// Cordic
module Cordic #(parameter MODE = 0, STAGES = 8, WIDTH = 16, PHASE_WIDTH = 19)(
input wire                        in_clk,
input wire                        in_rst,
input wire                        in_enable,
input wire    [WIDTH-1:0]         in_x,
input wire    [WIDTH-1:0]         in_y,
input wire    [PHASE_WIDTH-1:0]   in_phase,
output wire                       out_valid,
output wire   [PHASE_WIDTH-1:0]   out_phase,
output wire   [WIDTH-1:0]         out_x,
output wire   [WIDTH-1:0]         out_y
);
localparam	ROTATIONAL = 0, 
			VECTORING  = 1;
wire signed   [WIDTH:0]         xn [STAGES:0];
wire signed   [WIDTH:0]         yn [STAGES:0];
wire signed   [PHASE_WIDTH-1:0]   zn [STAGES:0];
reg signed  [WIDTH:0]         xn_reg [STAGES:0];
reg signed  [WIDTH:0]         yn_reg [STAGES:0];
reg signed  [PHASE_WIDTH-1:0]   zn_reg [STAGES:0];
reg start;
generate
	if(MODE == ROTATIONAL) begin
reg [WIDTH-1:0] temp_x, temp_y;
reg [PHASE_WIDTH-1:0] temp_z;
always @ (posedge in_clk or negedge in_rst) 
begin
 if(!in_rst) begin
	temp_x <= 'b0;
	temp_y <= 'b0;
	temp_z <= 'b0; 
 end else if (start) begin
	temp_x <= in_x;
	temp_y <= in_y;
	temp_z <= in_phase;
	end
end
wire [PHASE_WIDTH-1:0] half_pi = 19'h19220;
wire [PHASE_WIDTH-1:0] z_limit = 19'h1b333;
reg [WIDTH-1:0] adjusted_x, adjusted_y;
reg [PHASE_WIDTH-1:0] adjusted_z;
always @ (*) 
begin
	if(temp_z[PHASE_WIDTH-1] == 1'b0 && temp_z > z_limit) begin
		adjusted_x = ~temp_y + 'b1;
		adjusted_y = temp_x;
		adjusted_z = temp_z - half_pi;
	end 
	else if(temp_z[PHASE_WIDTH-1] == 1'b1 && (~temp_z+19'b1) > z_limit) begin
		adjusted_x = temp_y;
		adjusted_y = ~temp_x + 'b1;
		adjusted_z = temp_z + half_pi;
	end 
	else begin
		adjusted_x = temp_x;
		adjusted_y = temp_y;
		adjusted_z = temp_z;
	end
end
assign xn[0] = {adjusted_x[WIDTH-1], adjusted_x};
assign yn[0] = {adjusted_y[WIDTH-1], adjusted_y};
assign zn[0] = adjusted_z;
end else if(MODE == VECTORING) begin
assign xn[0] = {in_x[WIDTH-1], in_x};
assign yn[0] = {in_y[WIDTH-1], in_y};
assign zn[0] = 'b0;
end
endgenerate
generate 
genvar i;
	if(MODE == ROTATIONAL) begin
for(i=0; i<STAGES; i=i+1) begin
  assign xn[i+1] = (zn_reg[i][PHASE_WIDTH-1] == 1'b0) ? xn_reg[i]-(yn_reg[i]>>>i)   : xn_reg[i]+(yn_reg[i]>>>i);
  ...
Size: roughly 540 flip-flops, roughly 0.051 mm² of cells after synthesis.
export LEC_CHECK = 0
export CAP_MARGIN = 0
export CELL_PAD_IN_SITES_DETAIL_PLACEMENT = 1
export CELL_PAD_IN_SITES_GLOBAL_PLACEMENT = 2
export CORE_ASPECT_RATIO = 1.1
export CORE_MARGIN = 2
export CORE_UTILIZATION = 64
export CTS_CLUSTER_DIAMETER = 203
export GPL_TIMING_DRIVEN = 1
export MAX_ROUTING_LAYER = met4
export MIN_ROUTING_LAYER = met2
export PLACE_DENSITY_LB_ADDON = 0.09
export SETUP_SLACK_MARGIN = 1.43
export SLEW_MARGIN = 40
export TNS_END_PERCENT = 25
create_clock -name core_clock -period 6.36 [get_ports {in_clk}]
run.sh (not shown) runs the stock make flow with config.mk's settings and CLKGATE_MAP_FILE=.
The first run failed in global placement without I/O (FLW-0024).
Edit:
CAP_MARGIN = 40   (was 0)
CELL_PAD_IN_SITES_DETAIL_PLACEMENT = default   (was 1)
CELL_PAD_IN_SITES_GLOBAL_PLACEMENT = default   (was 2)
CORE_ASPECT_RATIO = default   (was 1.1)
CORE_UTILIZATION = 72   (was 64)
CTS_CLUSTER_DIAMETER = default   (was 203)
GPL_TIMING_DRIVEN = default   (was 1)
MAX_ROUTING_LAYER = default   (was met4)
MIN_ROUTING_LAYER = default   (was met2)
PLACE_DENSITY_LB_ADDON = default   (was 0.09)
SETUP_SLACK_MARGIN = default   (was 1.43)
SLEW_MARGIN = 20   (was 40)
TNS_END_PERCENT = 45   (was 25)
clock period = 7.07 ns   (was 6.36 ns; I/O delays follow)
The new run completed and failed the layout checks on setup timing.
Die area goes down by 11%.
Synthesized cell count is unchanged.
Synthesized area stays the same.
Edit:
CAP_MARGIN = 20   (was 40)
CORE_UTILIZATION = 40   (was 72)
SETUP_SLACK_MARGIN = -0.2   (was default)
TNS_END_PERCENT = default   (was 45)
clock period = 8.77 ns   (was 7.07 ns; I/O delays follow)
The changed run passed the timing, design-rule and antenna checks.
Hold slack is about the same.
Wire length shrinks by 2.6%.
Worst setup slack is better by 960 ps.
Edit:
CAP_MARGIN = 5   (was 20)
CORE_UTILIZATION = 72   (was 40)
PLACE_DENSITY = 0.64   (was default)
SETUP_SLACK_MARGIN = -0.57   (was -0.2)
clock period = 6.92 ns   (was 8.77 ns; I/O delays follow)
The changed run ran to the end with violations: setup timing.
Utilization goes up by 35 points.
Final area hardly moves.
First-iteration DRC count climbs by 25%.
Area after synthesis does not change.
Critical path depth climbs by 2.
Final cell count came out lower by about 8%.
Synthesized cell count does not change.
Routed wire length went up by 6.3%.
Edit:
CAP_MARGIN = 20   (was 5)
CORE_UTILIZATION = 52   (was 72)
CTS_CLUSTER_SIZE = 100   (was default)
PLACE_DENSITY = default   (was 0.64)
SETUP_SLACK_MARGIN = default   (was -0.57)
clock period = 4.94 ns   (was 6.92 ns; I/O delays follow)
What happened: The changed run completed, yet does not pass: setup timing. Wire length drops by a few percent. Register-to-register slack got worse by 1500 ps. Die size went up by well over a third. Via count shrinks by a few percent. Worst setup slack loses 1500 ps. Area after synthesis is unchanged. Sequential share of layout area goes down by 0.72 points.

---

Starting RTL as in the previous note.
## Cordic
module Cordic #(parameter MODE = 0, STAGES = 8, WIDTH = 16, PHASE_WIDTH = 19)(
input wire                        in_clk,
input wire                        in_rst,
input wire                        in_enable,
input wire    [WIDTH-1:0]         in_x,
input wire    [WIDTH-1:0]         in_y,
input wire    [PHASE_WIDTH-1:0]   in_phase,
output wire                       out_valid,
output wire   [PHASE_WIDTH-1:0]   out_phase,
output wire   [WIDTH-1:0]         out_x,
output wire   [WIDTH-1:0]         out_y
);
==> flow/config.mk <==
export PLATFORM = sky130hd
export DESIGN_NAME = Cordic
export DESIGN_NICKNAME = Cordic
export VERILOG_FILES = /design/flow/design.v
export SDC_FILE = /design/flow/constraint.sdc
export NUM_CORES = 4
export LEC_CHECK = 0
export ABC_AREA = 1
export CAP_MARGIN = 5
export CORE_MARGIN = 2
export CORE_UTILIZATION = 72
export CTS_CLUSTER_DIAMETER = 370
export HOLD_SLACK_MARGIN = -0.1
export PLACE_DENSITY = 0.64
export SETUP_SLACK_MARGIN = 1.28
export SLEW_MARGIN = 20
==> flow/constraint.sdc <==
create_clock -name core_clock -period 4.87 [get_ports {in_clk}]
set_input_delay 0.9740 -clock core_clock [delete_from_list [all_inputs] [get_ports {in_clk}]]
set_output_delay 0.9740 -clock core_clock [all_outputs]
set_load 0.01 [all_outputs]
The baseline finished but fails on setup timing.
Next try:
- ABC_AREA: 1 -> not set
- CAP_MARGIN: 5 -> 20
- CTS_CLUSTER_DIAMETER: 370 -> not set
- CTS_CLUSTER_SIZE: not set -> 100
- HOLD_SLACK_MARGIN: -0.1 -> not set
- PLACE_DENSITY: 0.64 -> not set
- SETUP_SLACK_MARGIN: 1.28 -> not set
- TNS_END_PERCENT: not set -> 45
- clock period: 4.87 -> 7.07 ns (I/O delays scaled with it)
=>
- The new run completed, yet does not pass: setup timing
- wire length falls by 18%
- clock skew rises by 8.8 ps
- global-route usage falls by 5.3 points
- design area falls by 6.5%
Next try:
- CAP_MARGIN: 20 -> 5
- CELL_PAD_IN_SITES_GLOBAL_PLACEMENT: not set -> 2
- CORE_UTILIZATION: 72 -> 41
- CTS_CLUSTER_SIZE: 100 -> not set
- SLEW_MARGIN: 20 -> 10
- TNS_END_PERCENT: 45 -> not set
- clock period: 7.07 -> 9.0 ns (I/O delays scaled with it)
With this change the flow passed the timing, design-rule and antenna checks.
Setup slack improves by 1100 ps.
Routed wire length increases by roughly a tenth.
Cell count is higher by roughly a tenth.

---

Starting RTL as in the previous note.
Settings: LEC_CHECK=0, ABC_AREA=1, CAP_MARGIN=10, CELL_PAD_IN_SITES_DETAIL_PLACEMENT=0, CORE_MARGIN=2, CORE_UTILIZATION=72, CTS_CLUSTER_SIZE=79, MIN_ROUTING_LAYER=met1, PLACE_DENSITY_LB_ADDON=0.16, SETUP_SLACK_MARGIN=-0.61, SLEW_MARGIN=20; clock period 7.89 ns.
Then changed:
==> flow/config.mk (replaced) <==
export PLATFORM = sky130hd
export DESIGN_NAME = Cordic
export DESIGN_NICKNAME = Cordic
export VERILOG_FILES = /design/flow/design.v
export SDC_FILE = /design/flow/constraint.sdc
export NUM_CORES = 4
export LEC_CHECK = 0
export CAP_MARGIN = 20
export CORE_MARGIN = 2
export CORE_UTILIZATION = 40
export SLEW_MARGIN = 20
==> flow/constraint.sdc (replaced) <==
create_clock -name core_clock -period 8.77 [get_ports {in_clk}]
set_input_delay 1.7540 -clock core_clock [delete_from_list [all_inputs] [get_ports {in_clk}]]
set_output_delay 1.7540 -clock core_clock [all_outputs]
set_load 0.01 [all_outputs]
First-iteration DRC count is lower by 50%.
Utilization is lower by 34 points.
Clock-buffer cell count is higher by 19.
Then changed:
--- a/flow/config.mk
+++ b/flow/config.mk
@@ -7,5 +7,7 @@
 export LEC_CHECK = 0
-export CAP_MARGIN = 20
+export CAP_MARGIN = 0
 export CORE_MARGIN = 2
-export CORE_UTILIZATION = 40
+export CORE_UTILIZATION = 72
+export PLACE_DENSITY = 0.36
 export SLEW_MARGIN = 20
+export TNS_END_PERCENT = 45
==> flow/constraint.sdc (replaced) <==
create_clock -name core_clock -period 7.35 [get_ports {in_clk}]
set_input_delay 1.4700 -clock core_clock [delete_from_list [all_inputs] [get_ports {in_clk}]]
set_output_delay 1.4700 -clock core_clock [all_outputs]
set_load 0.01 [all_outputs]
The changed run finished but failed the layout checks on setup timing.
Core utilization went up by 35 points.
Wire length came out higher by a few percent.
Worst setup slack degrades by 0.91 ns.
Hold slack gets better by 0.0076 ns.
Then changed:
--- a/flow/config.mk
+++ b/flow/config.mk
@@ -7,6 +7,5 @@
 export LEC_CHECK = 0
-export CAP_MARGIN = 0
+export CAP_MARGIN = 20
 export CORE_MARGIN = 2
 export CORE_UTILIZATION = 72
-export PLACE_DENSITY = 0.36
 export SLEW_MARGIN = 20
==> flow/constraint.sdc (replaced) <==
create_clock -name core_clock -period 9.57 [get_ports {in_clk}]
set_input_delay 1.9140 -clock core_clock [delete_from_list [all_inputs] [get_ports {in_clk}]]
set_output_delay 1.9140 -clock core_clock [all_outputs]
set_load 0.01 [all_outputs]
Now the flow passed the timing, design-rule and antenna checks.
Die area is unchanged.
Wire length rises by 1.9%.
Setup slack gets better by 0.92 ns.
Final area shrinks by 1.5%.
Non-clock buffer count fell by 88.
Via count falls by 0.56%.
Core utilization fell by 1.1 points.

---

lane 1:
Cordic again, from the RTL that the note above started with.
clock: 7.37 ns
lec_check: 0
cap_margin: 20
core_margin: 2
core_utilization: 72
place_density_lb_addon: 0.0
setup_slack_margin: 1.99
slew_margin: 20
The layout from lane 1, despite a flow that completed every stage, fails the layout checks, with the failing checks listed as setup timing.
--- input diff lane 1..lane 2 ---
- PLACE_DENSITY_LB_ADDON: 0.0 -> unset
- ABC_AREA: unset -> 1
- SETUP_SLACK_MARGIN: 1.99 -> unset
- CTS_CLUSTER_DIAMETER: unset -> 292
- CORE_UTILIZATION: 72 -> 40
- the clock period (ns, I/O delays scaled along): 7.37 -> 9.0
Notes after the runs:
Lane 2 ran to completion and came out clean on the timing, design-rule and antenna checks. Lane 2 vs. lane 1: slew at the pin closest to its max-slew limit shows an increase of 100 ps, clock skew went up 12 ps. Lane 2 against lane 1: adder-cell share of the synthesized area shows a reduction of 0.63 points; overall routed net length higher; via count increased 4547.

---

Setup of run A:
The RTL this note starts from:
==> flow/design.v <==
module Cordic #(parameter MODE = 0, STAGES = 8, WIDTH = 16, PHASE_WIDTH = 19)(
input wire                        in_clk,
input wire                        in_rst,
input wire                        in_enable,
input wire    [WIDTH-1:0]         in_x,
input wire    [WIDTH-1:0]         in_y,
input wire    [PHASE_WIDTH-1:0]   in_phase,
output wire                       out_valid,
output wire   [PHASE_WIDTH-1:0]   out_phase,
output wire   [WIDTH-1:0]         out_x,
output wire   [WIDTH-1:0]         out_y
);
localparam	ROTATIONAL = 0, 
			VECTORING  = 1;
wire signed   [WIDTH:0]         xn [STAGES:0];
wire signed   [WIDTH:0]         yn [STAGES:0];
wire signed   [PHASE_WIDTH-1:0]   zn [STAGES:0];
reg signed  [WIDTH:0]         xn_reg [STAGES:0];
reg signed  [WIDTH:0]         yn_reg [STAGES:0];
reg signed  [PHASE_WIDTH-1:0]   zn_reg [STAGES:0];
reg start;
generate
	if(MODE == ROTATIONAL) begin
reg [WIDTH-1:0] temp_x, temp_y;
reg [PHASE_WIDTH-1:0] temp_z;
always @ (posedge in_clk or negedge in_rst) 
begin
 if(!in_rst) begin
	temp_x <= 'b0;
	temp_y <= 'b0;
	temp_z <= 'b0; 
 end else if (start) begin
	temp_x <= in_x;
	temp_y <= in_y;
	temp_z <= in_phase;
	end
end
wire [PHASE_WIDTH-1:0] half_pi = 19'h19220;
wire [PHASE_WIDTH-1:0] z_limit = 19'h1b333;
reg [WIDTH-1:0] adjusted_x, adjusted_y;
reg [PHASE_WIDTH-1:0] adjusted_z;
always @ (*) 
begin
	if(temp_z[PHASE_WIDTH-1] == 1'b0 && temp_z > z_limit) begin
		adjusted_x = ~temp_y + 'b1;
		adjusted_y = temp_x;
		adjusted_z = temp_z - half_pi;
	end 
	else if(temp_z[PHASE_WIDTH-1] == 1'b1 && (~temp_z+19'b1) > z_limit) begin
		adjusted_x = temp_y;
		adjusted_y = ~temp_x + 'b1;
		adjusted_z = temp_z + half_pi;
	end 
	else begin
		adjusted_x = temp_x;
		adjusted_y = temp_y;
		adjusted_z = temp_z;
	end
end
assign xn[0] = {adjusted_x[WIDTH-1], adjusted_x};
assign yn[0] = {adjusted_y[WIDTH-1], adjusted_y};
assign zn[0] = adjusted_z;
end else if(MODE == VECTORING) begin
assign xn[0] = {in_x[WIDTH-1], in_x};
assign yn[0] = {in_y[WIDTH-1], in_y};
assign zn[0] = 'b0;
end
endgenerate
generate 
genvar i;
	if(MODE == ROTATIONAL) begin
for(i=0; i<STAGES; i=i+1) begin
  assign xn[i+1] = (zn_reg[i][PHASE_WIDTH-1] == 1'b0) ? xn_reg[i]-(yn_reg[i]>>>i)   : xn_reg[i]+(yn_reg[i]>>>i);
  assign yn[i+1] = (zn_reg[i][PHASE_WIDTH-1] == 1'b0) ? yn_reg[i]+(xn_reg[i]>>>i)   : yn_reg[i]-(xn_reg[i]>>>i);
  assign zn[i+1] = (zn_reg[i][PHASE_WIDTH-1] == 1'b0) ? zn_reg[i]-arctangent(i) : zn_reg[i]+arctangent(i);
end
end else if(MODE == VECTORING) begin
for(i=0; i<STAGES; i=i+1) begin
  assign xn[i+1] = (yn_reg[i][WIDTH] == 1'b1) ? xn_reg[i]-(yn_reg[i]>>>i)   : xn_reg[i]+(yn_reg[i]>>>i);
  assign yn[i+1] = (yn_reg[i][WIDTH] == 1'b1) ? yn_reg[i]+(xn_reg[i]>>>i)   : yn_reg[i]-(xn_reg[i]>>>i);
  assign zn[i+1] = (yn_reg[i][WIDTH] == 1'b1) ? zn_reg[i]-arctangent(i) : zn_reg[i]+arctangent(i);
end
end
endgenerate
always @ (posedge in_clk or negedge in_rst)
	if(!in_rst)
		start <= 1'b0;
	else
		start <= in_enable;
reg [STAGES+2:0] valid_reg;	
for(i=0; i<=STAGES; i=i+1) begin
  always @ (posedge in_clk or negedge in_rst)
    if(!in_rst)begin
      xn_reg[i] <= 'b0;
      yn_reg[i] <= 'b0;
      zn_reg[i] <= 'b0;    
    end
    else if(valid_reg[i+1]) begin
      xn_reg[i] <= xn[i];
      yn_reg[i] <= yn[i];
      zn_reg[i] <= zn[i];
    end
end
wire signed [15:0] k = 18'h009B7;
wire signed [31:0] scaled_x = xn_reg[STAGES] * k;
wire signed [31:0] scaled_y = yn_reg[STAGES] * k;
assign out_x = scaled_x[27:12];
assign out_y = scaled_y[27:12];
assign out_phase = zn_reg[STAGES];
always@(posedge in_clk or negedge in_rst)
begin
  if(!in_rst)
    valid_reg <= 'b0;
  else
    valid_reg <= {valid_reg[STAGES+1:0], in_enable};
end
assign out_valid = valid_reg[STAGES+2];
function [18:0] arctangent;
  input [3:0] i;
  begin
    case (i)
    0 : arctangent = 19'b000_1100100100001111;  
    1 : arctangent = 19'b000_0111011010110001;  
    2 : arctangent = 19'b000_0011111010110110;  
    3 : arctangent = 19'b000_0001111111010101;  
    4 : arctangent = 19'b000_0000111111111010;  
    5 : arctangent = 19'b000_0000011111111111;  
    6 : arctangent = 19'b000_0000001111111111;  
    7 : arctangent = 19'b000_0000000111111111;  
    8 : arctangent = 19'b000_0000000011111111;  
    9 : arctangent = 19'b000_0000000001111111;  
    10: arctangent = 19'b000_0000000000111111;  
    11: arctangent = 19'b000_0000000000011111;  
    12: arctangent = 19'b000_0000000000001111;  
    13: arctangent = 19'b000_0000000000000111;  
    14: arctangent = 19'b000_0000000000000011;  
    15: arctangent = 19'b000_0000000000000001;  
    default: arctangent = 19'b000_0000000000000000;  
    endcase
  end
endfunction
endmodule
==> flow/config.mk <==
export PLATFORM = sky130hd
export DESIGN_NAME = Cordic
export DESIGN_NICKNAME = Cordic
export VERILOG_FILES = /design/flow/design.v
export SDC_FILE = /design/flow/constraint.sdc
export NUM_CORES = 4
export LEC_CHECK = 0
export ABC_AREA = 1
export CAP_MARGIN = 10
export CELL_PAD_IN_SITES_DETAIL_PLACEMENT = 0
export CORE_MARGIN = 2
export CORE_UTILIZATION = 72
export CTS_CLUSTER_SIZE = 90
export MAX_ROUTING_LAYER = met4
export MIN_ROUTING_LAYER = met1
export PLACE_DENSITY = 0.35
export SETUP_SLACK_MARGIN = -0.28
export SLEW_MARGIN = 20
==> flow/constraint.sdc <==
create_clock -name core_clock -period 5.47 [get_ports {in_clk}]
set_input_delay 1.0940 -clock core_clock [delete_from_list [all_inputs] [get_ports {in_clk}]]
set_output_delay 1.0940 -clock core_clock [all_outputs]
set_load 0.01 [all_outputs]
In run A the implementation ran to completion but is not tape-out ready, as the final checks report setup timing.
Edits applied to the flow inputs when going from run A to run B:
- CORE_UTILIZATION: 72 -> 37
- MAX_ROUTING_LAYER: met4 -> unset
- MIN_ROUTING_LAYER: met1 -> unset
- CELL_PAD_IN_SITES_DETAIL_PLACEMENT: 0 -> unset
- CAP_MARGIN: 10 -> 20
- PLACE_DENSITY: 0.35 -> unset
- CTS_CLUSTER_SIZE: 90 -> unset
- SETUP_SLACK_MARGIN: -0.28 -> unset
- ABC_AREA: 1 -> unset
- the clock period (ns, I/O delays scaled along): 5.47 -> 8.77
## What came out
Run B did not stop at any stage, and its layout met the timing, design-rule and antenna checks. Summary of run B over run A: sequential portion of the cell area rose by 1.3 points. Count of vias placed by the detailed router, run B vs run A: down by more than 10%. Global-route met2 utilization in run B is 37 points lower than in run A.
For run C, these inputs were changed with respect to run B:
- changing CORE_UTILIZATION from 37 to 72
- setting PLACE_DENSITY to 0.37 for the first time
- changing the clock period (ns, I/O delays scaled along) from 8.77 to 8.27
## What came out
In summary, run B completed successfully, with a layout that passed the timing, design-rule and antenna checks. In run C the implementation completed, yet the final layout does not meet the checks, the culprit being setup timing. Of the two values seen for highest-delay cell along the critical path, sky130_fd_sc_hd__fa_2 was produced by run C and sky130_fd_sc_hd__or4_4 by run B. Summary of run C over run B: cell row count has decreased, global-route wire length before repair went up by about 0.55%, hold slack closely matched the old numbers. Delta (run C minus run B): die size went down, design area down 2.4%, post-layout period usage of the worst path now sits higher.
